==> design/flow/design.v <==
`timescale  1ns/1ps
module mac_manual #(
    parameter DATA_WIDTH = 16
)(
    input clk, ce, rst,
    input [DATA_WIDTH-1:0] a, b, 
    input [DATA_WIDTH-1:0] tmp,
    output reg [DATA_WIDTH-1:0] data_out
); 
    always @(posedge clk) begin
        if(rst) begin
            data_out <= 0;
        end
        else begin
            data_out <= (a * b) + tmp;
        end
    end
endmodule
`timescale 1ns/1ps
module shift_register #(
    parameter DATA_WIDTH = 16,
    parameter size = 3
)(
    input clk, ce, rst,
    input [DATA_WIDTH-1:0] data_in,
    output [DATA_WIDTH-1:0] data_out
);
    reg [DATA_WIDTH-1:0] tmp[size-1:0];
    generate
        genvar l;
        for (l = 0; l < size; l = l + 1) begin
            always @(posedge clk) begin
                if (rst) begin
                    tmp[l] <= 'd0;
                end
                else if (ce) begin
                    if (l == 'd0) begin
                        tmp[l] <= data_in;  
                    end
                    else begin
                        tmp[l] <= tmp[l-1];
                    end
                end
            end
        end
    assign data_out = tmp[size-1];
    endgenerate
endmodule
`timescale 1ns/1ps
module convolver #(
    parameter DATA_WIDTH = 8,
    parameter INPUT_SIZE = 28,
    parameter KERNEL_SIZE = 3,
    parameter STRIDE = 1
) (
    input clk, ce, global_rst, 
    input [DATA_WIDTH-1:0] myInput,
    input [(KERNEL_SIZE*KERNEL_SIZE)*DATA_WIDTH-1:0] weight,
    input [DATA_WIDTH-1:0] bias,
    output [DATA_WIDTH-1:0] conv_op,
    output reg valid_conv, end_conv
);
    wire [DATA_WIDTH-1:0] weight_tmp [KERNEL_SIZE*KERNEL_SIZE-1:0];
    wire [DATA_WIDTH-1:0] tmp [KERNEL_SIZE*KERNEL_SIZE+1:0];
    generate 
        genvar j;
        for (j = 0; j < KERNEL_SIZE*KERNEL_SIZE; j = j + 1) begin
            assign weight_tmp[j][DATA_WIDTH-1:0] = weight[j*DATA_WIDTH +: DATA_WIDTH];
        end
    endgenerate
    assign tmp[0] = {DATA_WIDTH{1'b0}};
    generate 
        genvar i;
        for (i = 0; i < KERNEL_SIZE*KERNEL_SIZE; i = i + 1) begin: MAC
            if ((i + 1) % KERNEL_SIZE == 0) begin
                if (i == KERNEL_SIZE*KERNEL_SIZE-1) begin
                    mac_manual #(.DATA_WIDTH(DATA_WIDTH)) mac (
                        .clk(clk),
                        .ce(ce),
                        .rst(global_rst),
                        .a(myInput),
                        .b(weight_tmp[i]),
                        .tmp(tmp[i]),
                        .data_out(tmp[i+1])
                    );
                assign conv_op = tmp[i+1] + bias;
                end else begin
                    wire [DATA_WIDTH-1:0] tmp2;
                    mac_manual #(.DATA_WIDTH(DATA_WIDTH)) mac (
                        .clk(clk),
                        .ce(ce),
                        .rst(global_rst),
                        .a(myInput),
                        .b(weight_tmp[i]),
                        .tmp(tmp[i]),
                        .data_out(tmp2)
                    );
                    shift_register #(.DATA_WIDTH(DATA_WIDTH), .size(INPUT_SIZE-KERNEL_SIZE)) sr (
                        .clk(clk),
                        .ce(ce),
                        .rst(global_rst),
                        .data_in(tmp2),
                        .data_out(tmp[i+1])
                    );
                end
            end else begin
                mac_manual #(.DATA_WIDTH(DATA_WIDTH)) mac (
                    .clk(clk),
                    .ce(ce),
                    .rst(global_rst),
                    .a(myInput),
                    .b(weight_tmp[i]),
                    .tmp(tmp[i]),
                    .data_out(tmp[i+1])
                );
            end
        end
    endgenerate
    reg [$clog2(INPUT_SIZE):0] row_counter;
    reg [$clog2(INPUT_SIZE):0] col_counter;
    reg [$clog2(INPUT_SIZE*INPUT_SIZE):0] cycle_counter;
    always @(posedge clk) begin
        if (global_rst) begin
            row_counter <= 0;
            col_counter <= 0;
            cycle_counter <= 0;
        end else if (ce) begin
            if (col_counter + STRIDE >= INPUT_SIZE) begin
                col_counter <= 0;
                if (row_counter + STRIDE >= INPUT_SIZE) begin
                    row_counter <= 0;
                end else begin
                    row_counter <= row_counter + STRIDE;
                end
            end else begin
                col_counter <= col_counter + STRIDE;
            end
            cycle_counter <= cycle_counter + 1;
        end
    end
    always @(posedge clk) begin
        if (global_rst) begin
            valid_conv <= 0;
        end else if (ce) begin
            if ((row_counter >= KERNEL_SIZE-1 && row_counter < INPUT_SIZE && 
                 (row_counter - (KERNEL_SIZE-1)) % STRIDE == 0) &&
                (col_counter >= KERNEL_SIZE-1 && col_counter < INPUT_SIZE && 
                 (col_counter - (KERNEL_SIZE-1)) % STRIDE == 0)) begin
                valid_conv <= 1;
            end else begin
                valid_conv <= 0;
            end
        end
    end
    always @(posedge clk) begin
        if (global_rst) begin
            end_conv <= 0;
        end else if (ce && cycle_counter >= INPUT_SIZE*INPUT_SIZE) begin
            end_conv <= 1;
        end else begin
            end_conv <= 0;
        end
    end
endmodule
`timescale 1ns/1ps
module relu_activation #(
    parameter DATA_WIDTH = 16
)(
    input [DATA_WIDTH-1:0] data_in,
    output [DATA_WIDTH-1:0] data_out
);
    assign data_out = (data_in[DATA_WIDTH-1] == 1) ? 0 : data_in;
endmodule
`timescale 1ns / 1ps
module comparator2 #(
    parameter DATA_WIDTH = 16,
    parameter POOL_TYPE = 1
    )(
    input ce,
    input [DATA_WIDTH-1:0] in1,
    input [DATA_WIDTH-1:0] in2,
    output [DATA_WIDTH-1:0] comp_op
    ); 
    reg [DATA_WIDTH-1:0] temp;
    assign comp_op = ce ? temp : 'd0;
    always@(*)
    begin
        if(POOL_TYPE == 0)
        begin
            temp = in1 + in2;        
        end
        else begin
            temp = (in1 > in2) ? in1 : in2;
        end
    end
endmodule
`timescale 1ns / 1ps
module max_reg #(parameter DATA_WIDTH = 16) (
    input clk,
    input ce,
    input [DATA_WIDTH-1:0] data_in,
    input rst_m,
    input master_rst,
    output reg [DATA_WIDTH-1:0] reg_op
    );
    always@(posedge clk) 
    begin
    	if(master_rst)
    		reg_op <= 0;
    	else 
        begin
            if(ce) 
            begin
		   	  if(rst_m) begin
		    	 reg_op <=0;
		      end
		      else begin
		    	 reg_op <= data_in;
			 end
		    end
		end
	end
endmodule
`timescale 1ns / 1ps
module input_mux #(
    parameter DATA_WIDTH = 8
)(
    input [DATA_WIDTH-1:0] in1,
    input [DATA_WIDTH-1:0] in2,
    input [1:0] sel,
    output [DATA_WIDTH-1:0] op
    );
    assign op = (sel == 2'b01) ? in1 : ((sel == 2'b00) ? in2: 0);
endmodule
`timescale 1ns / 1ps
module control_logic2 #(
    parameter INPUT_SIZE = 9'h004,    
    parameter POOL_SIZE = 9'h002     
)(
    input clk,             
    input master_rst,       
    input ce,            
    output reg [1:0] sel, 
    output reg rst_m,     
    output reg op_en,      
    output reg load_sr,    
    output reg global_rst,  
    output reg end_op       
);
    integer row_count;
    integer col_count;
    integer count;
    integer nbgh_row_count;
    always @(posedge clk) begin
        if (master_rst) begin
            sel <= 2'b00;
            load_sr <= 0;
            rst_m <= 0;
            op_en <= 0;
            global_rst <= 1;
            end_op <= 0;
        end else begin
            if (((col_count + 1) % POOL_SIZE != 0) && (row_count == POOL_SIZE - 1) && 
                (col_count == POOL_SIZE * count + (POOL_SIZE - 2)) && ce) begin
                op_en <= 1;
            end else begin
                op_en <= 0;
            end
            if (ce) begin
                if ((nbgh_row_count == INPUT_SIZE / POOL_SIZE) && (count == INPUT_SIZE / POOL_SIZE - 1) &&
                    ((col_count + 1) % POOL_SIZE != 0) && (row_count == POOL_SIZE - 1) &&
                    (col_count == POOL_SIZE * count + (POOL_SIZE - 2))) begin
                    end_op <= 1;
                end
                if (((col_count + 1) % POOL_SIZE != 0) && (col_count == INPUT_SIZE - 2) && 
                    (row_count == POOL_SIZE - 1)) begin
                    global_rst <= 1;
                end else begin
                    global_rst <= 0;
                end
                if ((((col_count + 1) % POOL_SIZE == 0) && (count != INPUT_SIZE / POOL_SIZE - 1) && 
                    (row_count != POOL_SIZE - 1)) || ((col_count == INPUT_SIZE - 1) && 
                    (row_count == POOL_SIZE - 1))) begin
                    rst_m <= 1;
                end else begin
                    rst_m <= 0;
                end
                if (((col_count + 1) % POOL_SIZE != 0) && (col_count == INPUT_SIZE - 2) && 
                    (row_count == POOL_SIZE - 1)) begin
                    sel <= 2'b10;
                end else if ((((col_count) % POOL_SIZE == 0) && (count == INPUT_SIZE / POOL_SIZE - 1) && 
                            (row_count != POOL_SIZE - 1)) || 
                           (((col_count) % POOL_SIZE == 0) && (count != INPUT_SIZE / POOL_SIZE - 1) && 
                            (row_count == POOL_SIZE - 1))) begin
                    sel <= 2'b01;
                end else begin
                    sel <= 2'b00;
                end
                if ((((col_count + 1) % POOL_SIZE == 0) && (count == INPUT_SIZE / POOL_SIZE - 1)) || 
                    (((col_count + 1) % POOL_SIZE == 0) && (count != INPUT_SIZE / POOL_SIZE - 1))) begin
                    load_sr <= 1;
                end else begin
                    load_sr <= 0;
                end
            end
        end
    end
    always @(posedge clk) begin
        if (master_rst) begin
            row_count <= 0;
            col_count <= 32'hffffffff;
            count <= 32'hffffffff;
            nbgh_row_count <= 0;
        end else if (ce) begin
            if (global_rst) begin
                row_count <= 0;
                col_count <= 0;
                count <= 0;
                nbgh_row_count <= nbgh_row_count + 1;
            end else begin
                if (((col_count + 1) % POOL_SIZE == 0) && (count == INPUT_SIZE / POOL_SIZE - 1) && 
                    (row_count != POOL_SIZE - 1)) begin
                    col_count <= 0;
                    row_count <= row_count + 1;
                    count <= 0;
                end else begin
                    col_count <= col_count + 1;
                    if (((col_count + 1) % POOL_SIZE == 0) && (count != INPUT_SIZE / POOL_SIZE - 1)) begin
                        count <= count + 1;
                    end
                end
            end
        end
    end
endmodule
`timescale 1ns / 1ps
module pooler #(
    parameter INPUT_SIZE = 9'h004,               
    parameter POOL_SIZE = 9'h002,                
    parameter DATA_WIDTH = 16,                   
    parameter POOL_TYPE = 1                      
)(
    input clk,                                   
    input ce,                                    
    input master_rst,                            
    input [DATA_WIDTH-1:0] data_in,             
    output [DATA_WIDTH-1:0] data_out,           
    output valid_op,                             
    output end_op                                
);
    wire rst_m;                               
    wire load_sr;                              
    wire global_rst;                            
    wire [1:0] sel;                            
    wire [DATA_WIDTH-1:0] comp_op;              
    wire [DATA_WIDTH-1:0] sr_op;                
    wire [DATA_WIDTH-1:0] max_reg_op;            
    wire [DATA_WIDTH-1:0] div_op;               
    wire [DATA_WIDTH-1:0] mux_out;             
    control_logic2 #(.INPUT_SIZE(INPUT_SIZE), .POOL_SIZE(POOL_SIZE)) control_logic_inst (
        .clk(clk),
        .master_rst(master_rst),
        .ce(ce),
        .sel(sel),
        .rst_m(rst_m),
        .op_en(valid_op),
        .load_sr(load_sr),
        .global_rst(global_rst),
        .end_op(end_op)
    );
    comparator2 #(
        .DATA_WIDTH(DATA_WIDTH),
        .POOL_TYPE(POOL_TYPE)
    ) comparator_inst (
        .ce(ce),
        .in1(data_in),
        .in2(mux_out),
        .comp_op(comp_op)
    );
    max_reg #(
        .DATA_WIDTH(DATA_WIDTH)
    ) max_reg_inst (
        .clk(clk),
        .ce(ce),
        .data_in(comp_op),
        .rst_m(rst_m),
        .master_rst(master_rst),
        .reg_op(max_reg_op)
    );
    shift_register #(
        .DATA_WIDTH(DATA_WIDTH),
        .size(INPUT_SIZE / POOL_SIZE)
    ) shift_register_inst (
        .clk(clk),
        .ce(load_sr),
        .rst(global_rst && master_rst),
        .data_in(comp_op),
        .data_out(sr_op)
    );
    input_mux #(
        .DATA_WIDTH(DATA_WIDTH)
    ) mux_inst (
        .in1(sr_op),           
        .in2(max_reg_op),     
        .sel(sel),             
        .op(mux_out)      
    );
    assign div_op = max_reg_op / (POOL_SIZE * POOL_SIZE);
    assign data_out = POOL_TYPE ? max_reg_op : div_op;
endmodule
`timescale 1ns/1ps
module layer #(
    parameter DATA_WIDTH = 8,                  
    parameter INPUT_SIZE = 28,                  
    parameter KERNEL_SIZE = 3,                
    parameter POOL_SIZE = 2,                    
    parameter STRIDE = 1,                          
    parameter ACTIVATION_TYPE = 1'b1,        
    parameter POOL_TYPE = 1'b1                     
)(
    input clk, global_rst, ce,
    input [DATA_WIDTH-1:0] myInput,
    input [KERNEL_SIZE*KERNEL_SIZE*DATA_WIDTH-1:0] weight,
    input [DATA_WIDTH-1:0] bias,
    output [DATA_WIDTH-1:0] data_out,
    output valid_op, 
    output end_op
);
    wire[DATA_WIDTH-1:0] conv_op;
    wire [DATA_WIDTH-1:0] act_op;
    wire valid_conv, end_conv;
    wire valid_pooling;
    assign valid_pooling = valid_conv && (!end_conv);
    convolver #(
        .DATA_WIDTH(DATA_WIDTH), 
        .INPUT_SIZE(INPUT_SIZE), 
        .KERNEL_SIZE(KERNEL_SIZE), 
        .STRIDE(STRIDE)
    ) conv(
        .clk(clk),
        .ce(ce),
        .global_rst(global_rst),
        .myInput(myInput),
        .weight(weight),
        .bias(bias),
        .conv_op(conv_op),
        .valid_conv(valid_conv),
        .end_conv(end_conv)
    );
    relu_activation #(.DATA_WIDTH(DATA_WIDTH)) relu_act(
        .data_in(conv_op),
        .data_out(act_op)
    );
    pooler #(
        .INPUT_SIZE(INPUT_SIZE-KERNEL_SIZE+1),
        .POOL_SIZE(POOL_SIZE), 
        .DATA_WIDTH(DATA_WIDTH), 
        .POOL_TYPE(POOL_TYPE)
    ) max_pooling(
        .clk(clk),
        .ce(valid_pooling),
        .master_rst(global_rst),
        .data_in(act_op),
        .data_out(data_out),
        .valid_op(valid_op),
        .end_op(end_op)
    );
endmodule
==> design/flow/run.sh <==
#!/bin/bash
# the make line also repeats each setting of config.mk as NAME=value (left out here)
make -C /OpenROAD-flow-scripts/flow DESIGN_CONFIG=/design/flow/config.mk WORK_HOME=/design/flow/orfs CLKGATE_MAP_FILE= finish
==> design/flow/config.mk <==
export PLATFORM = sky130hd
export DESIGN_NAME = layer
export DESIGN_NICKNAME = layer
export VERILOG_FILES = /design/flow/design.v
export SDC_FILE = /design/flow/constraint.sdc
export NUM_CORES = 4
export LEC_CHECK = 0
export ABC_AREA = 1
export CAP_MARGIN = 20
export CORE_ASPECT_RATIO = 0.5
export CORE_MARGIN = 2
export CORE_UTILIZATION = 72
export CTS_CLUSTER_DIAMETER = 400
export CTS_CLUSTER_SIZE = 10
export HOLD_SLACK_MARGIN = 0.29
export PLACE_DENSITY_LB_ADDON = 0.08
export SETUP_SLACK_MARGIN = -0.2
export SLEW_MARGIN = 40
==> design/flow/constraint.sdc <==
create_clock -name core_clock -period 2.32 [get_ports {clk}]
set_input_delay 0.4640 -clock core_clock [delete_from_list [all_inputs] [get_ports {clk}]]
set_output_delay 0.4640 -clock core_clock [all_outputs]
set_load 0.01 [all_outputs]
==> flow_metrics.tcl, run 1 <==
# implementation run metrics
set metrics [dict create \
    combPwrFrac_pct 38.9 \
    worst_skew_pair.late_latency_ns 0.65 \
    core_area_mm2 0.05533 \
    status "failed layout checks" \
    edf_count 0 \
    syn-cell-area_mm2 0.04013 \
    crit_path_end "conv.MAC[2].genblk1.genblk1.mac.data_out[5]" \
    grt_remaining_overflow 0 \
    hold_path.startpoint "myInput[0]" \
    path_cells "buf_8 -> buf_12 -> buf_4 -> nand2_1 -> fa_1 -> inv_1 -> ha_1 -> ha_1 -> inv_1 -> fa_1 -> inv_2 -> ha_4 -> fa_2 -> buf_4 -> o21ai_1 -> a21oi_1" \
    async_reset_ff_share_pct 0 \
    post-place-cells 6378 \
    yosys_warnings 9 \
    topCombFamilyByArea "simple AND/OR/NAND/NOR gates" \
    fin_crit_sh_pct 206.4 \
    whs_endpoint "conv.MAC[0].genblk1.mac.data_out[0]" \
    yosysCellCount 5538 \
    maxSlewViolCount 0 \
    synth.avg_cell_area_um2 7.247 \
    crit_required_ns 2.74 \
    power_leader "combinational cells" \
    grt_start_max_net_pins 105 \
    clk_pin_slew_ns 0.06 \
    fp.dieW_um 337.9 \
    routed_wl_um 139700 \
    io_buffers 100 \
    yosys.area_share.simple_pct 21.93 \
    p_sw_share_pct 36.68 \
    topCellsByArea "dfxtp_1, nand2_1, inv_1" \
    comb_cell_power_mw 16.3 \
    violations "setup timing" \
    clk_root_buffer_cell "clkbuf_16" \
    clockPowerShare_pct 28.9 \
    cts.path.max_buffers 3 \
    nFillCells 2724 \
    comb_area_mm2 0.02153 \
    drtIter0Drc 6009 \
    ys_seq_share_pct 37.11 \
    routabilityCongestion 0.9509 \
    postRouteAntennaNets 0 \
    ys_sh_adder_pct 13.44 \
    p_int_mw 26.59 \
    yosys_area_mm2 0.04013 \
    seqCellArea_mm2 0.01494 \
    postSynthCellCount 5538 \
    final_area_mm2 0.04793 \
    rsz0062_at_grt "yes" \
    clkSinkCount 744 \
    cp_slowest_stage_delay_ns 0.62 \
    hold_path_class "in2reg" \
    synth_dominant_cell_count "nand2_1" \
    r2r-start "conv.MAC[1].genblk1.mac.data_out[1]" \
    finalSetupViolations 60 \
    clock_skew_ns 0.02451 \
    ys_sh_xor_pct 3.535 \
    vias_per_cell 6.225 \
    cts_tree "done" \
    switchingPower_mw 15.40 \
    ys_top_cells_by_count "nand2_1, inv_1, dfxtp_1" \
    worst_slew_pin_slew_ns 0.9104 \
    top_area_share_pct 37.11 \
    place_area_mm2 0.04382 \
    initCoreUtil_pct 72.53 \
    hold_path_depth 5 \
    critPathLaunch "myInput[0]" \
    crit_family "adder cells" \
    seqPwrFrac_pct 32.2 \
    crit_type "in2reg" \
    layout.nets 6183 \
    grt_util_all_layers_pct 39.87 \
    ys_sh_mux_pct 0 \
    tool_warnings 48 \
    path_buffers 7 \
    grt_pass1_wl_um 186400 \
    wl_per_cell_um 21.42 \
    drc 0 \
    fmax_mhz 208.8 \
    htree_levels 3 \
    worst_slack_ns -2.469 \
    crit_path_end_kind "flop" \
    vias 40606 \
    numSynthFlops 744 \
    p_per_area_mw_per_mm2 876.1 \
    dpl.hpwl_um 69750 \
    cts_buffers 84 \
    regToRegSetupSlack_ns -2.44 \
    power_mw 41.99 \
    ff_type "dfxtp_1" \
    p_seq_mw 13.5 \
    syn2layout_area_growth_pct 19.43 \
    rows 61 \
    finalHoldViolations 0 \
    leakage_nw 22.27 \
    die_height_um 170.9 \
    cp-start-kind "input pin" \
    ios 101 \
    max_slew_margin_pct 39.30 \
    final_cell_count_no_fill 6523 \
    die_area_mm2 0.05776 \
    r2r_cells 13 \
    min_period_ns 4.789 \
    grt_pass1_vias 37410 \
    ys_types 42 \
    syn_nets 5966 \
    aoi_share_pct 10.56 \
    antenna_found_initial 11 \
    worstPathArrival_ns 5.21 \
    synth_area_leader_cell "dfxtp_1" \
    p_clk_mw 12.1 \
    maxCapViolCount 0 \
    worstSetupPathDepth 16 \
    irDropWorstVdd_mv 0.7255 \
    rr_endpoint "conv.MAC[2].genblk1.genblk1.mac.data_out[5]" \
    firstDrtPassIters 14 \
    cp_slowest_cell "fa_1" \
    crit_fanout 8 \
]
layer usage:
metal  vias to the layer above  global-route usage [%]  routed length (µm)
li1                      17590                       -                   -
met1                     18413                   48.15               47770
met2                      3365                   69.10               62340
met3                      1226                   7.378               17450
met4                        12                   18.96               12050
met5                         -                       0                 104
area by class of cell:
| class | instances | share of cell area (%) |
|---|---|---|
| clock inverters | 5 | 0.2062 |
| multi-input cells | 3398 | 44.92 |
| flip-flops and latches | 744 | 31.16 |
| diodes | 6 | 0.03133 |
| well taps | 756 | 1.973 |
| clock buffers | 87 | 4.542 |
| repair buffers | 401 | 8.312 |
| inverters | 1126 | 8.849 |
metrics by stage:
stage          TNS [ns]  util (%)  hold WS [ns]  setup WS, ns
2_1_floorplan    -50.05         -        0.4184        -1.557
3_3_place_gp     -85.36     79.19        0.4333        -2.070
3_5_place_dp     -89.52     79.19        0.4467        -2.176
4_1_cts          -34.93     85.06        0.4314        -1.229
5_1_grt          -50.70     86.62        0.4124        -2.427
6_report         -47.52     86.62        0.4190        -2.469
timing repair:
action,in CTS,in global routing
gates resized,279,215
hold buffers,1,0
pin swaps,160,157
hold endpoints to repair,10,0
cloned,1,1
endpoints found under the setup margin,58,57
setup buffers,37,18
==> run 2: changes to the inputs <==
Settings changed: ABC_AREA 1 to 0, CELL_PAD_IN_SITES_GLOBAL_PLACEMENT from default to 2, CORE_ASPECT_RATIO 0.5 to default, CORE_UTILIZATION 72 to 52, CTS_CLUSTER_DIAMETER 400 to default, CTS_CLUSTER_SIZE 10 to 100, GPL_ROUTABILITY_DRIVEN from default to 0, GPL_TIMING_DRIVEN from default to 0, HOLD_SLACK_MARGIN 0.29 to default, MAX_ROUTING_LAYER from default to met4, MIN_ROUTING_LAYER from default to met2, PLACE_DENSITY_LB_ADDON 0.08 to default, SETUP_SLACK_MARGIN -0.2 to default, SLEW_MARGIN 40 to 20.
Clock period 2.32 ns to 3.41 ns, I/O delays scaled along.
==> flow_metrics.tcl, run 2 <==
# implementation run metrics
set metrics [dict create \
    status "failed layout checks" \
    violations "setup timing" \
    critPathLaunch "myInput[2]" \
    crit_path_end "conv.MAC[5].genblk1.genblk1.mac.data_out[7]" \
    topCombFamilyByArea "simple AND/OR/NAND/NOR gates" \
    power_mw 27.18 \
    p_clk_mw 9.40 \
    path_cells "clkbuf_16 -> clkbuf_16 -> nand2_4 -> fa_1 -> inv_1 -> ha_1 -> ha_1 -> inv_2 -> fa_1 -> inv_1 -> ha_2 -> inv_2 -> fa_2 -> inv_1 -> a21o_1 -> a21oi_4 -> xnor2_2 -> xnor2_2 -> nor2_2" \
    fin_crit_sh_pct 107.1 \
    ys_sh_xor_pct 6.746 \
    edf_count 0 \
    vias 38202 \
    finalHoldViolations 0 \
    cp-start-kind "input pin" \
    max_slew_margin_pct 13.27 \
    topCellsByArea "dfxtp_1, mux2i_1, fa_1" \
    grt_pass1_vias 41363 \
    p_seq_mw 9.15 \
    initCoreUtil_pct 52.41 \
    p_int_mw 18.63 \
    yosysCellCount 4086 \
    cp_slowest_cell "fa_1" \
    synth.avg_cell_area_um2 9.342 \
    cp_slowest_stage_delay_ns 0.54 \
    vias_per_cell 7.141 \
    rows 99 \
    die_height_um 274.9 \
    ys_top_cells_by_count "dfxtp_1, nor2_1, mux2i_1" \
    aoi_share_pct 4.307 \
    post-place-cells 5130 \
    final_util_pct 62.42 \
    hold_path_class "reg2reg" \
    crit_type "in2reg" \
    cts.path.max_buffers 3 \
    clk_pin_slew_ns 0.06 \
    worstPathArrival_ns 4.15 \
    yosys_warnings 9 \
    path_buffers 7 \
    top_area_share_pct 39.02 \
    min_period_ns 3.654 \
    rr_endpoint "conv.MAC[5].genblk1.genblk1.mac.data_out[7]" \
    power_leader "the clock network" \
    seqPwrFrac_pct 33.7 \
    yosys_area_mm2 0.03817 \
    regToRegSetupSlack_ns -0.19 \
    p_sw_share_pct 31.47 \
    p_per_area_mw_per_mm2 597.9 \
    synth_dominant_cell_count "dfxtp_1" \
    combPwrFrac_pct 31.7 \
    firstDrtPassIters 9 \
    worstSetupPathDepth 19 \
    clock_skew_ns 0.02110 \
    fmax_mhz 273.7 \
    leakage_nw 19.35 \
    worst_skew_pair.late_latency_ns 0.64 \
    syn2layout_area_growth_pct 19.09 \
    finalSetupViolations 25 \
    die_area_mm2 0.07559 \
    htree_levels 3 \
    syn-cell-area_mm2 0.03817 \
    crit_fanout 6 \
    dpl.hpwl_um 65130 \
    postSynthCellCount 4086 \
    async_reset_ff_share_pct 0 \
    core_area_mm2 0.07283 \
    hold_path.startpoint "conv.MAC[5].genblk1.genblk1.mac.data_out[6]" \
    whs_endpoint "conv.MAC[5].genblk1.genblk1.sr.tmp[0][6]" \
    irDropWorstVdd_mv 0.8725 \
    layout.nets 4749 \
    yosys.area_share.simple_pct 16.92 \
    grt_start_max_net_pins 19 \
    comb_cell_power_mw 8.63 \
    routed_wl_um 94450 \
    ys_sh_adder_pct 14.13 \
    clkSinkCount 744 \
    ys_types 77 \
    tool_warnings 39 \
    syn_nets 4514 \
    hold_path_depth 2 \
    r2r-start "conv.MAC[4].genblk1.mac.data_out[5]" \
    ff_type "dfxtp_1" \
    drtIter0Drc 4942 \
    wl_per_cell_um 17.65 \
    postCtsHoldBufs 0 \
    numSynthFlops 744 \
    maxSlewViolCount 0 \
    crit_family "adder cells" \
    r2r_cells 14 \
    clockPowerShare_pct 34.6 \
    clk_root_buffer_cell "clkbuf_16" \
    synth_area_leader_cell "dfxtp_1" \
    ys_sh_mux_pct 13.16 \
    rsz0062_at_grt "yes" \
    critPathMostFrequentCell "inv_1" \
    switchingPower_mw 8.555 \
    grt_pass1_wl_um 148500 \
    crit_required_ns 3.91 \
    cts_tree "done" \
    postRouteAntennaNets 0 \
    drc 0 \
    worst_slew_pin_slew_ns 1.289 \
    ios 101 \
    grt_util_all_layers_pct 39.03 \
    fp.dieW_um 274.9 \
    cts_buffers 82 \
    ys_seq_share_pct 39.02 \
    worst_slack_ns -0.2436 \
    nFillCells 6329 \
    grt_remaining_overflow 0 \
    final_cell_count_no_fill 5350 \
    crit_path_end_kind "flop" \
    maxCapViolCount 0 \
    io_buffers 84 \
    antenna_found_initial 0 \
]
run 2: what timing repair did:
item                                   4_1_cts  5_1_grt
endpoints found under the hold margin        0        0
pin swaps                                   67       82
setup endpoints to repair                   39       41
setup buffers                               55       17
gates resized                              150      113
run 2: metrics by stage:
stage / area [µm²] / setup TNS [ns] / hold slack, ns / setup slack, ns
final: 45460 / -2.459 / 0.4645 / -0.2436
after floorplan: 39140 / -13.46 / 0.4249 / -0.6379
after CTS: 44890 / -1.241 / 0.4277 / -0.2375
after global routing: 45440 / -4.863 / 0.4464 / -0.3724
after global placement: 41180 / -100.54 / 0.4462 / -1.493
after detailed placement: 41200 / -102.79 / 0.4542 / -1.489
run 2: routing by layer:
metal	vias to the layer above	track usage (%)	share of wire [%]
met1	13997	-	0
met2	9756	44.63	51
li1	13676	-	-
met4	0	6.814	7.9
met5	-	-	0
met3	773	51.42	41
run 2: area by class of cell:
cell class                 count  area, µm²  share of cell area [%]
clock buffer                 107       2286                   5.028
sequential                   744      14900                   32.78
buffer                       216       1424                   3.132
tap                          959       1200                   2.639
inverter                     342       1284                   2.824
antenna                        7      17.52                 0.03853
multi-input combinational   2778      22290                   49.04
clock inverter                40      575.6                   1.266
timing repair buffer         157       1478                   3.250
==> run 3: changes to the inputs <==
Settings changed: ABC_AREA 0 to default, CAP_MARGIN 20 to 30, CELL_PAD_IN_SITES_GLOBAL_PLACEMENT 2 to 1, CORE_UTILIZATION 52 to 40, CTS_CLUSTER_SIZE 100 to 54, GPL_ROUTABILITY_DRIVEN 0 to default, GPL_TIMING_DRIVEN 0 to default, HOLD_SLACK_MARGIN from default to 0.21, MAX_ROUTING_LAYER met4 to default.
Clock period 3.41 ns to 5.0 ns, I/O delays scaled along.
==> flow_metrics.tcl, run 3 <==
# implementation run metrics
set metrics [dict create \
    worstPathArrival_ns 4.89 \
    finalSetupViolations 0 \
    hold_path_depth 2 \
    grt_start_max_net_pins 210 \
    status "timing/DRC/antenna clean" \
    syn_nets 4514 \
    maxSlewViolCount 0 \
    rows 113 \
    min_period_ns 4.389 \
    topCellsByArea "dfxtp_1, mux2i_1, fa_1" \
    ys_sh_xor_pct 6.746 \
    irDropWorstVdd_mv 0.2811 \
    firstDrtPassIters 8 \
    path_cells "clkdlybuf4s50_1 -> buf_12 -> nand2_1 -> fa_1 -> fa_1 -> inv_1 -> ha_1 -> inv_1 -> fa_1 -> inv_1 -> fa_1 -> a21o_1 -> a21oi_1 -> xnor2_1 -> xnor2_1 -> nor2_1" \
    ys_types 77 \
    clk_pin_slew_ns 0.06 \
    wl_per_cell_um 15.47 \
    grt_util_all_layers_pct 25.76 \
    yosysCellCount 4086 \
    final_cell_count_no_fill 5476 \
    p_int_mw 12.16 \
    ff_type "dfxtp_1" \
    ys_sh_mux_pct 13.16 \
    seqPwrFrac_pct 36.2 \
    cp_slowest_cell "fa_1" \
    rsz0062_at_grt "no" \
    vias 36284 \
    yosys_warnings 9 \
    leakage_nw 18.80 \
    power_leader "the clock network" \
    p_sw_share_pct 29.47 \
    grt_remaining_overflow 0 \
    comb_cell_power_mw 4.53 \
    post_cts_buffers 0 \
    cts_buffers 84 \
    p_per_area_mw_per_mm2 395.0 \
    worst_slack_ns 0.6105 \
    hold_path.startpoint "conv.MAC[5].genblk1.genblk1.mac.data_out[4]" \
    hold_path_class "reg2reg" \
    top_usage_layer "met3" \
    fmax_mhz 227.8 \
    finalHoldViolations 0 \
    edf_count 0 \
    p_clk_mw 6.47 \
    critPathMostFrequentCell "fa_1" \
    routabilityCongestion 0.8517 \
    fin_crit_sh_pct 87.79 \
    ys_seq_share_pct 39.02 \
    ys_top_cells_by_count "dfxtp_1, nor2_1, mux2i_1" \
    die_area_mm2 0.09792 \
    cts_resized 0 \
    met1_usage_pct 0 \
    worstSetupPathDepth 16 \
    whs_endpoint "conv.MAC[5].genblk1.genblk1.sr.tmp[0][4]" \
    use_met3_pct 36.48 \
    dpl.hpwl_um 55310 \
    cts_tree "done" \
    die_height_um 312.9 \
    worst_skew_pair.late_latency_ns 0.65 \
    syn-cell-area_mm2 0.03817 \
    grtUsageMet2_pct 29.66 \
    ios 101 \
    rr_endpoint "max_pooling.shift_register_inst.tmp[0][5]" \
    htree_levels 3 \
    cp-start-kind "input pin" \
    core_area_mm2 0.09473 \
    cp_slowest_stage_delay_ns 0.54 \
    clk_root_buffer_cell "clkbuf_16" \
    path_buffers 5 \
    topCombFamilyByArea "simple AND/OR/NAND/NOR gates" \
    clkSinkCount 744 \
    crit_type "in2reg" \
    clock_skew_ns 0.02781 \
    r2r-start "conv.MAC[8].genblk1.genblk1.mac.data_out[1]" \
    p_seq_mw 6.24 \
    max_slew_margin_pct 37.49 \
    postSynthCellCount 4086 \
    layout.nets 4567 \
    crit_required_ns 5.50 \
    post-place-cells 5317 \
    fp.dieW_um 312.9 \
    postCtsHoldBufs 0 \
    postRouteAntennaNets 0 \
    ys_sh_adder_pct 14.13 \
    top_area_share_pct 39.02 \
    tool_warnings 46 \
    combPwrFrac_pct 26.3 \
    numSynthFlops 744 \
    io_buffers 100 \
    async_reset_ff_share_pct 0 \
    clockPowerShare_pct 37.5 \
    yosys_area_mm2 0.03817 \
    crit_path_end "conv.MAC[3].genblk1.mac.data_out[7]" \
    vias_per_cell 6.626 \
    switchingPower_mw 5.082 \
    aoi_share_pct 4.307 \
    routed_wl_um 84710 \
    power_mw 17.24 \
    final_util_pct 46.09 \
    crit_path_end_kind "flop" \
    synth_area_leader_cell "dfxtp_1" \
    grt_pass1_wl_um 138300 \
    pre_cts_ws_ns -0.04805 \
    crit_family "adder cells" \
    cts.path.max_buffers 3 \
    synth.avg_cell_area_um2 9.342 \
    drtIter0Drc 3069 \
    worst_slew_pin_slew_ns 0.9305 \
    regToRegSetupSlack_ns 1.17 \
    yosys.area_share.simple_pct 16.92 \
    synth_dominant_cell_count "dfxtp_1" \
    grt_pass1_vias 40714 \
    antenna_found_initial 0 \
    crit_fanout 17 \
    critPathLaunch "myInput[4]" \
    syn2layout_area_growth_pct 14.37 \
    r2r_cells 17 \
    drc 0 \
    maxCapViolCount 0 \
    initCoreUtil_pct 40.30 \
]
## run 3: area by class of cell
cell class | instances | area (µm²)
fill | 9410 | 51070
multi-input combinational | 2778 | 21100
sequential | 744 | 14900
clock buffer | 117 | 2460
timing repair buffer | 189 | 1892
tap | 1265 | 1583
inverter | 342 | 1284
clock inverter | 37 | 429.2
antenna | 4 | 10.01
## run 3: metal layers
metal	vias up	routed length (µm)
met4	12	3059
li1	13313	-
met3	342	35570
met2	8985	45780
met1	13632	0
met5	-	298
## run 3: metrics by stage
stage / cell area (µm²) / hold WS [ns] / setup TNS, ns
3_5_place_dp: 40730 / 0.4597 / -0.1032
4_1_cts: 43620 / 0.4721 / 0
5_1_grt: 43650 / 0.4854 / 0
6_report: 43660 / 0.4663 / 0
2_1_floorplan: 38170 / 0.4248 / 0
3_3_place_gp: 40730 / 0.4473 / 0
==> run 4: changes to the inputs <==
Settings changed: ABC_AREA from default to 0, CAP_MARGIN 30 to 20, CELL_PAD_IN_SITES_DETAIL_PLACEMENT from default to 0, CELL_PAD_IN_SITES_GLOBAL_PLACEMENT 1 to 0, CORE_UTILIZATION 40 to 70, CTS_CLUSTER_SIZE 54 to 37, GPL_TIMING_DRIVEN from default to 1, HOLD_SLACK_MARGIN 0.21 to default, MAX_ROUTING_LAYER from default to met5, MIN_ROUTING_LAYER met2 to met1, PLACE_DENSITY from default to 0.64, SETUP_SLACK_MARGIN from default to 1.48.
Clock period 5.0 ns to 5.5 ns, I/O delays scaled along.
==> flow_metrics.tcl, run 4 <==
# implementation run metrics
set metrics [dict create \
    yosysCellCount 4086 \
    ios 101 \
    fp.dieW_um 237.5 \
    hold_ws_ns 0.4608 \
    drc 0 \
    power_leader "sequential cells" \
    antenna_found_initial 2 \
    syn2layout_area_growth_pct 13.76 \
    worst_slack_ns 1.510 \
    leakage_nw 18.76 \
    post-place-cells 4683 \
    vias_per_cell 5.744 \
    p_per_area_mw_per_mm2 362.7 \
    grt_util_all_layers_pct 29.44 \
    whs_endpoint "max_pooling.shift_register_inst.tmp[0][2]" \
    grt_pass1_wl_um 137300 \
    numSynthFlops 744 \
    cp-start-kind "input pin" \
    fin_crit_sh_pct 72.55 \
    nFillCells 3354 \
    postCtsHoldBufs 0 \
    ys_sh_adder_pct 14.13 \
    critPathMostFrequentCell "xnor2_1" \
    power_mw 15.75 \
    wl_per_cell_um 17.60 \
    grt_remaining_overflow 0 \
    core_area_mm2 0.05392 \
    clockPowerShare_pct 33.5 \
    cts_tree "done" \
    comb_cell_power_mw 4.78 \
    switchingPower_mw 4.800 \
    hold_path.startpoint "max_pooling.shift_register_inst.tmp[0][2]" \
    max_slew_margin_pct 31.58 \
    hold_path_depth 2 \
    clk_pin_slew_ns 0.06 \
    top_area_share_pct 39.02 \
    postSynthCellCount 4086 \
    clk_root_buffer_cell "clkbuf_16" \
    initCoreUtil_pct 70.79 \
    crit_required_ns 5.97 \
    rr_endpoint "max_pooling.max_reg_inst.reg_op[3]" \
    worst_slew_pin_slew_ns 1.026 \
    cts_buffers 77 \
    path_buffers 2 \
    edf_count 0 \
    seqPwrFrac_pct 36.1 \
    postRouteAntennaNets 0 \
    crit_type "in2reg" \
    die_area_mm2 0.05642 \
    ys_types 77 \
    topCombFamilyByArea "simple AND/OR/NAND/NOR gates" \
    cts.path.max_buffers 3 \
    dpl.hpwl_um 53660 \
    fmax_mhz 250.6 \
    final_area_mm2 0.04342 \
    rows 85 \
    yosys.area_share.simple_pct 16.92 \
    p_sw_share_pct 30.48 \
    r2r_cells 16 \
    p_clk_mw 5.28 \
    synth_dominant_cell_count "dfxtp_1" \
    ys_sh_mux_pct 13.16 \
    worstPathArrival_ns 4.46 \
    tns_ns 0 \
    die_height_um 237.5 \
    cp_slowest_stage_delay_ns 0.49 \
    tool_warnings 49 \
    yosys_area_mm2 0.03817 \
    io_buffers 100 \
    maxSlewViolCount 0 \
    combPwrFrac_pct 30.4 \
    synth.avg_cell_area_um2 9.342 \
    p_seq_mw 5.69 \
    worst_skew_pair.late_latency_ns 0.61 \
    place_area_mm2 0.03993 \
    final_cell_count_no_fill 4859 \
    pre_cts_ws_ns 0.1941 \
    aoi_share_pct 4.307 \
    syn-cell-area_mm2 0.03817 \
    crit_path_end_kind "flop" \
    routabilityCongestion 0.8983 \
    crit_path_end "conv.MAC[4].genblk1.mac.data_out[7]" \
    maxCapViolCount 0 \
    p_int_mw 10.95 \
    grt_pass1_vias 28232 \
    min_period_ns 3.990 \
    routed_wl_um 85510 \
    clkSinkCount 744 \
    path_cells "dlygate4sd2_1 -> and2_4 -> fa_2 -> fa_1 -> inv_1 -> fa_1 -> fa_1 -> xnor2_1 -> xnor2_1 -> xnor2_1 -> xnor2_1 -> xnor2_1 -> nor2_1" \
    finalSetupViolations 0 \
    ys_sh_xor_pct 6.746 \
    r2r-start "conv.MAC[8].genblk1.genblk1.mac.data_out[1]" \
    crit_family "adder cells" \
    critPathLaunch "weight[34]" \
    htree_levels 3 \
    synth_area_leader_cell "dfxtp_1" \
    rsz0062_at_grt "yes" \
    hold_path_class "reg2reg" \
    worstSetupPathDepth 13 \
    finalHoldViolations 0 \
    topCellsByArea "dfxtp_1, mux2i_1, fa_1" \
    cp_slowest_cell "fa_1" \
    clock_skew_ns 0.02199 \
    syn_nets 4514 \
    ys_top_cells_by_count "dfxtp_1, nor2_1, mux2i_1" \
    async_reset_ff_share_pct 0 \
    final_util_pct 80.53 \
    crit_fanout 6 \
    irDropWorstVdd_mv 0.2835 \
    drtIter0Drc 2123 \
    status "timing/DRC/antenna clean" \
    layout.nets 4531 \
    firstDrtPassIters 5 \
    regToRegSetupSlack_ns 1.93 \
    vias 27910 \
    ff_type "dfxtp_1" \
    yosys_warnings 9 \
    grt_start_max_net_pins 228 \
    ys_seq_share_pct 39.02 \
]
[run 4: layout make-up]
type,instances,area (µm²),area share [%]
Inverter,342,1284,2.956
Multi-Input combinational cell,2778,21880,50.38
Antenna cell,1,2.502,0.005763
Tap cell,696,870.8,2.005
Sequential cell,744,14900,34.31
Timing Repair Buffer,160,1916,4.411
Clock buffer,105,2182,5.025
Clock inverter,33,395.4,0.9105
[run 4: metal layers]
| layer | part of all wire [%] | GRT usage (%) | routed length (µm) | up-vias |
|---|---|---|---|---|
| li1 | - | - | - | 13355 |
| met1 | 41 | 36.30 | 35150 | 13494 |
| met2 | 50 | 52.89 | 42700 | 794 |
| met3 | 4.9 | 3.890 | 4186 | 265 |
| met4 | 4.0 | 10.37 | 3462 | 2 |
| met5 | 0.015 | 0 | 13 | - |
[run 4: what timing repair did]
action | in CTS | in global routing
gates resized | 98 | 99
setup endpoints to repair | 31 | 25
endpoints found under the hold margin | 0 | 0
cloned | 7 | 10
pin swaps | 16 | 27
buffers inserted | 7 | 13
==> run 5: changes to the inputs <==
Settings changed: ABC_AREA 0 to default, CELL_PAD_IN_SITES_DETAIL_PLACEMENT 0 to default, CELL_PAD_IN_SITES_GLOBAL_PLACEMENT 0 to default, CORE_UTILIZATION 70 to 15, CTS_CLUSTER_SIZE 37 to default, GPL_TIMING_DRIVEN 1 to default, MAX_ROUTING_LAYER met5 to default, MIN_ROUTING_LAYER met1 to default, PLACE_DENSITY 0.64 to default, SETUP_SLACK_MARGIN 1.48 to default.
Clock period 5.5 ns to 5.85 ns, I/O delays scaled along.
==> flow_metrics.tcl, run 5 <==
# implementation run metrics
set metrics [dict create \
    edf_count 0 \
    tool_warnings 46 \
    grt_pass1_vias 26176 \
    postRouteAntennaNets 0 \
    clkSinkCount 744 \
    routed_wl_um 85060 \
    crit_fanout 7 \
    cp_slowest_stage_delay_ns 0.78 \
    syn-cell-area_mm2 0.03817 \
    min_period_ns 4.712 \
    die_area_mm2 0.2585 \
    topCombFamilyByArea "simple AND/OR/NAND/NOR gates" \
    layout.nets 4504 \
    p_clk_mw 5.07 \
    crit_path_end_kind "flop" \
    crit_required_ns 6.36 \
    clk_root_buffer_cell "clkbuf_16" \
    vias_per_cell 3.550 \
    cts_buffers 73 \
    maxSlewViolCount 0 \
    cts_tree "done" \
    crit_path_end "conv.MAC[7].genblk1.mac.data_out[7]" \
    dpl.hpwl_um 60520 \
    synth.avg_cell_area_um2 9.342 \
    numSynthFlops 744 \
    fin_crit_sh_pct 80.54 \
    die_height_um 508.5 \
    initCoreUtil_pct 15.05 \
    async_reset_ff_share_pct 0 \
    drtIter0Drc 1497 \
    cp-start-kind "input pin" \
    power_leader "sequential cells" \
    rsz0062_at_grt "no" \
    worst_slew_pin_slew_ns 1.082 \
    top_area_share_pct 39.02 \
    syn2layout_area_growth_pct 19.25 \
    postCtsHoldBufs 0 \
    ys_sh_adder_pct 14.13 \
    worstSetupPathDepth 14 \
    r2r-start "conv.MAC[8].genblk1.genblk1.mac.data_out[1]" \
    p_seq_mw 5.32 \
    ys_sh_xor_pct 6.746 \
    synth_dominant_cell_count "dfxtp_1" \
    vias 26632 \
    io_buffers 100 \
    maxCapViolCount 0 \
    aoi_share_pct 4.307 \
    ys_top_cells_by_count "dfxtp_1, nor2_1, mux2i_1" \
    switchingPower_mw 4.154 \
    firstDrtPassIters 5 \
    grt_start_max_net_pins 234 \
    finalHoldViolations 0 \
    ff_type "dfxtp_1" \
    r2r_cells 17 \
    htree_levels 3 \
    final_util_pct 17.94 \
    post_cts_buffers 0 \
    yosysCellCount 4086 \
    crit_type "in2reg" \
    clock_skew_ns 0.02295 \
    ys_types 77 \
    seqPwrFrac_pct 38.0 \
    critPathLaunch "weight[57]" \
    ios 101 \
    crit_family "adder cells" \
    drc 0 \
    status "timing/DRC/antenna clean" \
    antenna_found_initial 26 \
    path_cells "clkdlybuf4s50_1 -> nand2_1 -> fa_1 -> inv_1 -> fa_1 -> inv_1 -> fa_1 -> fa_1 -> xor2_1 -> xnor2_1 -> xnor2_1 -> xnor2_1 -> xnor2_1 -> nor2_1" \
    hold_path.startpoint "max_pooling.shift_register_inst.tmp[0][3]" \
    ys_sh_mux_pct 13.16 \
    yosys.area_share.simple_pct 16.92 \
    grt_pass1_wl_um 138400 \
    cp_slowest_cell "clkdlybuf4s50_1" \
    ys_seq_share_pct 39.02 \
    fmax_mhz 212.2 \
    final_cell_count_no_fill 7503 \
    fp.dieW_um 508.5 \
    syn_nets 4514 \
    routabilityCongestion 0.7877 \
    grt_remaining_overflow 0 \
    comb_cell_power_mw 3.60 \
    yosys_area_mm2 0.03817 \
    p_sw_share_pct 29.68 \
    leakage_nw 18.36 \
    rows 185 \
    path_buffers 3 \
    p_int_mw 9.842 \
    tns_ns 0 \
    clk_pin_slew_ns 0.07 \
    core_area_mm2 0.2537 \
    combPwrFrac_pct 25.7 \
    synth_area_leader_cell "dfxtp_1" \
    p_per_area_mw_per_mm2 307.5 \
    nFillCells 28199 \
    yosys_warnings 9 \
    topCellsByArea "dfxtp_1, mux2i_1, fa_1" \
    regToRegSetupSlack_ns 1.82 \
    rr_endpoint "max_pooling.shift_register_inst.tmp[0][6]" \
    hold_path_class "reg2reg" \
    whs_endpoint "max_pooling.shift_register_inst.tmp[0][3]" \
    wl_per_cell_um 11.34 \
    postSynthCellCount 4086 \
    clockPowerShare_pct 36.2 \
    cts_resized 0 \
    finalSetupViolations 0 \
    irDropWorstVdd_mv 0.1761 \
    max_slew_margin_pct 27.83 \
    grt_util_all_layers_pct 6.525 \
    cts.path.max_buffers 3 \
    worst_skew_pair.late_latency_ns 0.66 \
    post-place-cells 7367 \
    worstPathArrival_ns 5.22 \
    hold_path_depth 2 \
]
==> run 5: layout make-up <==
class | count | area, µm² | share of cell area (%)
Timing Repair Buffer | 137 | 1389 | 3.051
Clock inverter | 32 | 490.5 | 1.077
Clock buffer | 102 | 2137 | 4.695
Sequential cell | 744 | 14900 | 32.73
Inverter | 342 | 1284 | 2.820
Multi-Input combinational cell | 2778 | 21110 | 46.37
Tap cell | 3366 | 4212 | 9.252
Antenna cell | 2 | 5.005 | 0.01099
==> run 5: metal layers <==
layer  wire (µm)  share of wire (%)  up-vias  GRT usage [%]
met5         105               0.12        -              0
met4        2496                2.9       18          2.063
met3        4511                5.3      149          1.588
met2       38110                 45      437          10.42
met1       39840                 47    12715          8.598
li1            -                  -    13313              -
==> run 5: metrics by stage <==
step                cell area (µm²)  setup slack, ns  hold slack [ns]  power, mW
CTS                           45510            1.132           0.4680      14.23
global route                  45520           0.9921           0.4906      14.94
floorplan                     38170           0.6905           0.4248      8.266
detailed placement            42880           0.4129           0.4524      9.074
global placement              42880           0.2832           0.4485      8.994
finish                        45520            1.138           0.4635      14.00
==> run 6: changes to the inputs <==
Settings changed: ABC_AREA from default to 1, CORE_UTILIZATION 15 to 72, SETUP_SLACK_MARGIN from default to 0.54.
Clock period 5.85 ns to 2.32 ns, I/O delays scaled along.
==> flow_metrics.tcl, run 6 <==
# metrics dict for downstream scripts
set metrics [dict create \
    status "aborted with a tool error" \
    lastStage "global routing" \
    edf_count 0 \
    clk_root_buffer_cell "clkbuf_16" \
    topCellsByArea "dfxtp_1, nand2_1, inv_1" \
    cts.path.max_buffers 3 \
    numSynthFlops 744 \
    die_height_um 240.1 \
    yosysCellCount 5538 \
    postSynthCellCount 5538 \
    ys_sh_adder_pct 13.44 \
    synth_dominant_cell_count "nand2_1" \
    routabilityCongestion 0.9781 \
    synth.avg_cell_area_um2 7.247 \
    syn_nets 5966 \
    die_area_mm2 0.05765 \
    async_reset_ff_share_pct 0 \
    io_buffers 100 \
    initCoreUtil_pct 72.85 \
    topCombFamilyByArea "simple AND/OR/NAND/NOR gates" \
    yosys_area_mm2 0.04013 \
    yosys.area_share.simple_pct 21.93 \
    ios 101 \
    ff_type "dfxtp_1" \
    core_area_mm2 0.05509 \
    clkSinkCount 744 \
    ys_top_cells_by_count "nand2_1, inv_1, dfxtp_1" \
    aoi_share_pct 10.56 \
    ys_types 42 \
    top_area_share_pct 37.11 \
    cts_buffers 75 \
    dpl.hpwl_um 66780 \
    place_area_mm2 0.04384 \
    postCtsHoldBufs 0 \
    ys_sh_mux_pct 0 \
    synth_area_leader_cell "dfxtp_1" \
    ys_sh_xor_pct 3.535 \
    ys_seq_share_pct 37.11 \
    fp.dieW_um 240.1 \
    yosys_warnings 9 \
    htree_levels 3 \
    rows 86 \
    syn-cell-area_mm2 0.04013 \
]
run 6: through the flow:
| stage | std cells | setup TNS (ns) | setup WS [ns] |
|---|---|---|---|
| after floorplan | 5538 | -49.90 | -1.557 |
| after global placement | 6359 | -88.04 | -2.039 |
| after detailed placement | 6359 | -91.88 | -2.151 |
| after CTS | 6565 | -33.86 | -1.230 |
run 6: repair_timing:
| item | CTS |
|---|---|
| pin swaps | 230 |
| setup endpoints to repair | 182 |
| gates resized | 482 |
| setup buffers | 56 |
| gates cloned | 11 |
==> run 7: changes to the inputs <==
Settings changed: ABC_AREA 1 to default, CORE_UTILIZATION 72 to 70, CTS_CLUSTER_SIZE from default to 40, SETUP_SLACK_MARGIN 0.54 to default.
Clock period 2.32 ns to 3.11 ns, I/O delays scaled along.
==> flow_metrics.tcl, run 7 <==
# implementation run metrics
set metrics [dict create \
    status "failed layout checks" \
    violations "setup timing" \
    cp_slowest_stage_delay_ns 0.49 \
    wl_per_cell_um 20.56 \
    hold_ws_ns 0.4193 \
    syn-cell-area_mm2 0.03817 \
    met1_length_um 39280 \
    crit_path_end "conv.MAC[1].genblk1.mac.data_out[7]" \
    hold_path_class "in2reg" \
    core_area_mm2 0.05392 \
    postSynthCellCount 4086 \
    routed_wl_um 104500 \
    yosys_warnings 9 \
    regToRegSetupSlack_ns -0.58 \
    nFillCells 2662 \
    drtIter0Drc 2239 \
    max_slew_margin_pct 22.69 \
    path_cells "buf_12 -> buf_12 -> buf_12 -> nand2_2 -> fa_1 -> fa_1 -> inv_1 -> ha_1 -> inv_2 -> fa_2 -> fa_2 -> inv_1 -> a21o_1 -> a21oi_2 -> xnor2_1 -> xnor2_1 -> nor2_1" \
    hold_path.startpoint "global_rst" \
    top_layer "met4" \
    grt_util_all_layers_pct 33.04 \
    p_seq_mw 10.1 \
    maxCapViolCount 0 \
    finalSetupViolations 41 \
    yosys_area_mm2 0.03817 \
    clock_skew_ns 0.02158 \
    aoi_share_pct 4.307 \
    p_int_mw 21.47 \
    crit_path_end_kind "flop" \
    cp_slowest_cell "fa_1" \
    yosysCellCount 4086 \
    layout.nets 4759 \
    leakage_nw 19.98 \
    postCtsHoldBufs 0 \
    wl_met2_um 52880 \
    r2r_cells 15 \
    worst_slew_pin_slew_ns 1.157 \
    synth_area_leader_cell "dfxtp_1" \
    worstSetupPathDepth 17 \
    crit_type "in2reg" \
    cp-start-kind "input pin" \
    synth_dominant_cell_count "dfxtp_1" \
    cts.path.max_buffers 3 \
    fp.dieW_um 237.5 \
    clk_pin_slew_ns 0.07 \
    vias 30197 \
    ff_type "dfxtp_1" \
    grt_start_max_net_pins 229 \
    syn2layout_area_growth_pct 21.43 \
    synth.avg_cell_area_um2 9.342 \
    tool_warnings 47 \
    combPwrFrac_pct 38.6 \
    vias_per_cell 5.938 \
    finalHoldViolations 0 \
    tns_ns -9.739 \
    drc 0 \
    fin_crit_sh_pct 120.5 \
    postRouteAntennaNets 0 \
    p_per_area_mw_per_mm2 685.6 \
    critPathMostFrequentCell "buf_12" \
    die_height_um 237.5 \
    firstDrtPassIters 6 \
    htree_levels 3 \
    power_leader "combinational cells" \
    ys_sh_xor_pct 6.746 \
    ys_types 77 \
    seqPwrFrac_pct 31.8 \
    grt_pass1_wl_um 152100 \
    fmax_mhz 266.9 \
    r2r-start "conv.MAC[1].genblk1.mac.data_out[2]" \
    ios 101 \
    rows 85 \
    routabilityCongestion 0.8993 \
    topCellsByArea "dfxtp_1, mux2i_1, fa_1" \
    worstPathArrival_ns 4.22 \
    p_clk_mw 9.41 \
    worst_skew_pair.late_latency_ns 0.61 \
    clockPowerShare_pct 29.6 \
    p_sw_share_pct 32.44 \
    rsz0062_at_grt "yes" \
    antenna_cells 0 \
    cts_tree "done" \
    rr_endpoint "conv.MAC[2].genblk1.genblk1.mac.data_out[7]" \
    clk_root_buffer_cell "clkbuf_16" \
    whs_endpoint "max_pooling.max_reg_inst.reg_op[5]" \
    dpl.hpwl_um 58330 \
    ys_top_cells_by_count "dfxtp_1, nor2_1, mux2i_1" \
    irDropWorstVdd_mv 0.5644 \
    worst_slack_ns -0.6368 \
    path_buffers 6 \
    topCombFamilyByArea "simple AND/OR/NAND/NOR gates" \
    hold_path_depth 2 \
    crit_required_ns 3.58 \
    comb_cell_power_mw 12.3 \
    yosys.area_share.simple_pct 16.92 \
    ys_sh_mux_pct 13.16 \
    wl_met3_um 6164 \
    crit_fanout 6 \
    numSynthFlops 744 \
    initCoreUtil_pct 70.79 \
    grt_remaining_overflow 0 \
    die_area_mm2 0.05642 \
    switchingPower_mw 10.31 \
    final_area_mm2 0.04635 \
    ys_sh_adder_pct 14.13 \
    ys_seq_share_pct 39.02 \
    syn_nets 4514 \
    edf_count 0 \
    place_area_mm2 0.04159 \
    io_buffers 100 \
    cts_buffers 75 \
    grt_pass1_vias 30518 \
    top_area_share_pct 39.02 \
    critPathLaunch "myInput[4]" \
    min_period_ns 3.747 \
    async_reset_ff_share_pct 0 \
    maxSlewViolCount 0 \
    antenna_found_initial 1 \
    clkSinkCount 744 \
    crit_family "adder cells" \
]
-- run 7: metrics by stage --
step,power (mW),util (%),std cells,setup WS [ns]
floorplan,16.37,-,4086,-0.8728
global placement,18.56,77.14,4865,-1.371
detailed placement,19.02,77.14,4865,-1.464
CTS,29.56,84.27,5069,-0.4595
global route,32.99,85.96,5085,-0.6639
finish,31.78,85.96,5085,-0.6368
-- run 7: what timing repair did --
action / CTS / global route
pin swaps: 167 / 189
buffers inserted: 67 / 28
gates cloned: 7 / 1
setup endpoints to repair: 49 / 46
resized: 256 / 239
-- run 7: per-layer routing --
metal	vias to the layer above	global-route usage [%]
li1	13829	-
met1	14653	39.49
met2	1248	60.17
met3	467	4.564
met4	0	12.73
met5	-	0
-- run 7: cell type report --
| type | instances | area, µm² | area share (%) |
|---|---|---|---|
| Timing Repair Buffer | 390 | 3852 | 8.311 |
| Clock inverter | 36 | 440.4 | 0.9502 |
| Multi-Input combinational cell | 2778 | 22860 | 49.32 |
| Clock buffer | 99 | 2118 | 4.570 |
| Inverter | 342 | 1284 | 2.770 |
| Sequential cell | 744 | 14930 | 32.20 |
| Tap cell | 696 | 870.8 | 1.879 |
==> run 8: changes to the inputs <==
Settings changed: CORE_UTILIZATION 70 to 52, CTS_CLUSTER_SIZE 40 to 98.
Clock period 3.11 ns to 3.61 ns, I/O delays scaled along.
==> flow_metrics.tcl, run 8 <==
# implementation run metrics
set metrics [dict create \
    status "timing/DRC/antenna clean" \
    syn2layout_area_growth_pct 18.91 \
    p_int_mw 17.51 \
    dpl.hpwl_um 53590 \
    maxSlewViolCount 0 \
    crit_type "in2reg" \
    die_height_um 274.9 \
    crit_family "adder cells" \
    finalSetupViolations 0 \
    clk_root_buffer_cell "clkbuf_16" \
    postSynthCellCount 4086 \
    cp-start-kind "input pin" \
    ys_top_cells_by_count "dfxtp_1, nor2_1, mux2i_1" \
    grt_pass1_wl_um 132300 \
    async_reset_ff_share_pct 0 \
    synth_dominant_cell_count "dfxtp_1" \
    r2r_cells 14 \
    io_buffers 100 \
    grt_start_max_net_pins 200 \
    fp.dieW_um 274.9 \
    finalHoldViolations 0 \
    wl_per_cell_um 15.36 \
    crit_path_end "conv.MAC[4].genblk1.mac.data_out[7]" \
    critPathMostFrequentCell "fa_1" \
    place_area_mm2 0.04171 \
    crit_fanout 8 \
    switchingPower_mw 7.354 \
    numSynthFlops 744 \
    rows 99 \
    htree_levels 3 \
    cts_buffers 81 \
    cts.path.max_buffers 3 \
    yosys.area_share.simple_pct 16.92 \
    ys_sh_adder_pct 14.13 \
    p_sw_share_pct 29.58 \
    comb_cell_power_mw 7.81 \
    combPwrFrac_pct 31.4 \
    final_cell_count_no_fill 5309 \
    synth.avg_cell_area_um2 9.342 \
    edf_count 0 \
    drtIter0Drc 1671 \
    yosys_warnings 9 \
    clock_skew_ns 0.02262 \
    drc 0 \
    hold_path_depth 2 \
    yosysCellCount 4086 \
    vias 26960 \
    syn-cell-area_mm2 0.03817 \
    post-place-cells 5115 \
    cp_slowest_cell "fa_1" \
    die_area_mm2 0.07559 \
    crit_required_ns 4.07 \
    routabilityCongestion 0.8705 \
    r2r-start "conv.MAC[2].genblk1.genblk1.sr.tmp[24][5]" \
    worstSetupPathDepth 15 \
    layout.nets 4716 \
    crit_path_end_kind "flop" \
    regToRegSetupSlack_ns 0.17 \
    cts_tree "done" \
    irDropWorstVdd_mv 0.4893 \
    worst_skew_pair.late_latency_ns 0.63 \
    worstPathArrival_ns 3.96 \
    critPathLaunch "myInput[3]" \
    power_mw 24.86 \
    path_buffers 5 \
    topCellsByArea "dfxtp_1, mux2i_1, fa_1" \
    max_slew_margin_pct 35.45 \
    grt_pass1_vias 26129 \
    rr_endpoint "conv.MAC[3].genblk1.mac.data_out[7]" \
    top_area_share_pct 39.02 \
    grt_util_all_layers_pct 21.17 \
    clk_pin_slew_ns 0.06 \
    final_area_mm2 0.04539 \
    tool_warnings 44 \
    p_clk_mw 8.40 \
    min_period_ns 3.500 \
    path_cells "buf_8 -> buf_12 -> buf_4 -> and2_4 -> fa_2 -> fa_1 -> inv_1 -> fa_1 -> fa_1 -> inv_2 -> ha_4 -> a21oi_2 -> xnor2_1 -> xnor2_1 -> nor2_1" \
    worst_slew_pin_slew_ns 0.9662 \
    core_area_mm2 0.07283 \
    ys_seq_share_pct 39.02 \
    ys_sh_xor_pct 6.746 \
    yosys_area_mm2 0.03817 \
    vias_per_cell 5.078 \
    seqPwrFrac_pct 34.8 \
    ios 101 \
    postCtsHoldBufs 0 \
    cp_slowest_stage_delay_ns 0.50 \
    clockPowerShare_pct 33.8 \
    antenna_found_initial 1 \
    firstDrtPassIters 5 \
    power_leader "sequential cells" \
    ys_sh_mux_pct 13.16 \
    p_per_area_mw_per_mm2 547.8 \
    routed_wl_um 81570 \
    hold_ws_ns 0.4633 \
    whs_endpoint "conv.MAC[2].genblk1.genblk1.sr.tmp[0][5]" \
    fin_crit_sh_pct 96.95 \
    fmax_mhz 285.7 \
    ys_types 77 \
    initCoreUtil_pct 52.41 \
    tns_ns 0 \
    clkSinkCount 744 \
    aoi_share_pct 4.307 \
    topCombFamilyByArea "simple AND/OR/NAND/NOR gates" \
    synth_area_leader_cell "dfxtp_1" \
    hold_path.startpoint "conv.MAC[2].genblk1.genblk1.mac.data_out[5]" \
    postRouteAntennaNets 0 \
    syn_nets 4514 \
    maxCapViolCount 0 \
    ff_type "dfxtp_1" \
    p_seq_mw 8.66 \
    grt_remaining_overflow 0 \
    leakage_nw 19.70 \
    hold_path_class "reg2reg" \
]
-- run 8: repair_timing --
action                                  4_1_cts  5_1_grt
gates resized                                69      121
buffers inserted                             25       11
pin swaps                                    47       62
cloned                                        3       11
endpoints found under the setup margin       33       27
-- run 8: routing by layer --
layer	GRT usage [%]	vias to the layer above	share of wire [%]
li1	-	13733	-
met1	29.14	12697	47
met4	5.818	0	2.5
met2	34.81	398	46
met3	2.985	132	4.1
met5	0	-	0
-- run 8: through the flow --
step | setup WS [ns] | utilization, %
floorplan | -0.4779 | -
global placement | -0.9589 | 57.27
detailed placement | -0.9497 | 57.27
CTS | 0.004070 | 61.41
global route | -0.03085 | 62.32
finish | 0.1100 | 62.32
-- run 8: layout make-up --
class	count	area, µm²
Antenna cell	2	5.005
Clock buffer	105	2300
Clock inverter	38	435.4
Fill cell	6300	27440
Inverter	342	1284
Multi-Input combinational cell	2778	21900
Sequential cell	744	14900
Tap cell	959	1200
Timing Repair Buffer	341	3362
==> run 9: changes to the inputs <==
Settings changed: CORE_UTILIZATION 52 to 10, CTS_CLUSTER_SIZE 98 to default.
Clock period 3.61 ns to 7.07 ns, I/O delays scaled along.
==> flow_metrics.tcl, run 9 <==
# implementation run metrics
set metrics [dict create \
    leakage_nw 18.11 \
    switchingPower_mw 3.425 \
    syn-cell-area_mm2 0.03817 \
    rows 226 \
    final_cell_count_no_fill 9128 \
    maxSlewViolCount 0 \
    tool_warnings 46 \
    yosysCellCount 4086 \
    layout.nets 4487 \
    hold_ws_ns 0.4611 \
    ys_sh_xor_pct 6.746 \
    worst_skew_pair.late_latency_ns 0.65 \
    finalHoldViolations 0 \
    antenna_found_initial 49 \
    crit_family "AND-OR/OR-AND gates" \
    routed_wl_um 93500 \
    max_slew_margin_pct 19.77 \
    comb_cell_power_mw 3.03 \
    crit_type "in2reg" \
    postRouteAntennaNets 0 \
    drc 0 \
    clockPowerShare_pct 33.5 \
    hold_path_depth 2 \
    topCellsByArea "dfxtp_1, mux2i_1, fa_1" \
    r2r_cells 17 \
    p_sw_share_pct 30.62 \
    yosys.area_share.simple_pct 16.92 \
    ys_sh_adder_pct 14.13 \
    crit_fanout 12 \
    grt_pass1_vias 24975 \
    htree_levels 3 \
    vias 26312 \
    fmax_mhz 191.8 \
    regToRegSetupSlack_ns 3.01 \
    synth.avg_cell_area_um2 9.342 \
    cp-start-kind "input pin" \
    crit_path_end_kind "flop" \
    yosys_warnings 9 \
    clk_pin_slew_ns 0.07 \
    clk_root_buffer_cell "clkbuf_16" \
    final_area_mm2 0.04703 \
    rr_endpoint "max_pooling.shift_register_inst.tmp[0][5]" \
    postCtsHoldBufs 0 \
    p_per_area_mw_per_mm2 237.8 \
    cts_resized 0 \
    post_cts_buffers 0 \
    crit_path_end "max_pooling.shift_register_inst.tmp[0][5]" \
    post-place-cells 9006 \
    crit_required_ns 7.65 \
    rsz0062_at_grt "no" \
    aoi_share_pct 4.307 \
    fin_crit_sh_pct 73.76 \
    worstPathArrival_ns 5.79 \
    hold_path.startpoint "conv.MAC[2].genblk1.genblk1.mac.data_out[2]" \
    path_cells "clkdlybuf4s50_1 -> ha_1 -> o21ai_0 -> nor2_1 -> o31ai_1 -> a21oi_1 -> xor2_1 -> nand2_1 -> inv_1 -> ha_1 -> nor2b_1 -> o31ai_1 -> a21oi_1 -> o311ai_1 -> buf_4 -> mux2i_1 -> nand3_1 -> a21oi_1" \
    p_seq_mw 4.40 \
    clkSinkCount 744 \
    critPathLaunch "bias[2]" \
    cp_slowest_cell "xor2_1" \
    path_buffers 3 \
    core_area_mm2 0.3795 \
    critPathMostFrequentCell "a21oi_1" \
    whs_endpoint "conv.MAC[2].genblk1.genblk1.sr.tmp[0][2]" \
    grt_pass1_wl_um 146100 \
    postSynthCellCount 4086 \
    ys_types 77 \
    grt_start_max_net_pins 192 \
    async_reset_ff_share_pct 0 \
    grt_util_all_layers_pct 4.750 \
    r2r-start "conv.MAC[8].genblk1.genblk1.mac.data_out[1]" \
    cts_buffers 67 \
    topCombFamilyByArea "simple AND/OR/NAND/NOR gates" \
    ff_type "dfxtp_1" \
    status "timing/DRC/antenna clean" \
    firstDrtPassIters 5 \
    hold_path_class "reg2reg" \
    power_leader "sequential cells" \
    cp_slowest_stage_delay_ns 0.62 \
    io_buffers 100 \
    ys_seq_share_pct 39.02 \
    synth_area_leader_cell "dfxtp_1" \
    finalSetupViolations 0 \
    seqPwrFrac_pct 39.4 \
    nFillCells 43454 \
    fp.dieW_um 621.8 \
    numSynthFlops 744 \
    routabilityCongestion 0.7728 \
    power_mw 11.19 \
    drtIter0Drc 1684 \
    yosys_area_mm2 0.03817 \
    initCoreUtil_pct 10.06 \
    grt_remaining_overflow 0 \
    tns_ns 0 \
    edf_count 0 \
    syn_nets 4514 \
    wl_per_cell_um 10.24 \
    p_clk_mw 3.75 \
    cts.path.max_buffers 3 \
    worst_slew_pin_slew_ns 1.203 \
    maxCapViolCount 0 \
    cts_tree "done" \
    dpl.hpwl_um 66940 \
    syn2layout_area_growth_pct 23.20 \
    clock_skew_ns 0.02586 \
    ys_top_cells_by_count "dfxtp_1, nor2_1, mux2i_1" \
    p_int_mw 7.760 \
    worstSetupPathDepth 18 \
    combPwrFrac_pct 27.1 \
    top_area_share_pct 39.02 \
    die_height_um 621.8 \
    min_period_ns 5.215 \
    ios 101 \
    ys_sh_mux_pct 13.16 \
    vias_per_cell 2.883 \
    irDropWorstVdd_mv 0.1862 \
    synth_dominant_cell_count "dfxtp_1" \
    place_area_mm2 0.04479 \
    die_area_mm2 0.3867 \
]
run 9: per-stage QoR:
step | utilization, % | setup WS [ns]
2_1_floorplan | - | 1.667
3_3_place_gp | 11.80 | 1.303
3_5_place_dp | 11.80 | 1.205
4_1_cts | 12.39 | 1.890
5_1_grt | 12.39 | 1.492
6_report | 12.39 | 1.855
run 9: area by class of cell:
type | instances | area [µm²] | area share [%]
timing repair buffer | 126 | 1236 | 2.629
inverter | 342 | 1284 | 2.730
sequential | 744 | 14900 | 31.68
tap | 5016 | 6276 | 13.34
multi-input combinational | 2778 | 21100 | 44.87
antenna | 3 | 7.507 | 0.01596
clock inverter | 27 | 276.5 | 0.5880
clock buffer | 92 | 1952 | 4.150
run 9: layer usage:
layer	global-route usage [%]	vias up	part of all wire (%)
li1	-	13281	-
met1	6.063	12423	46
met2	7.981	403	47
met3	1.047	193	4.4
met4	1.325	12	3.0
met5	0	-	0.081
Power figures rest on the tool's default switching activity, not on a simulated workload.
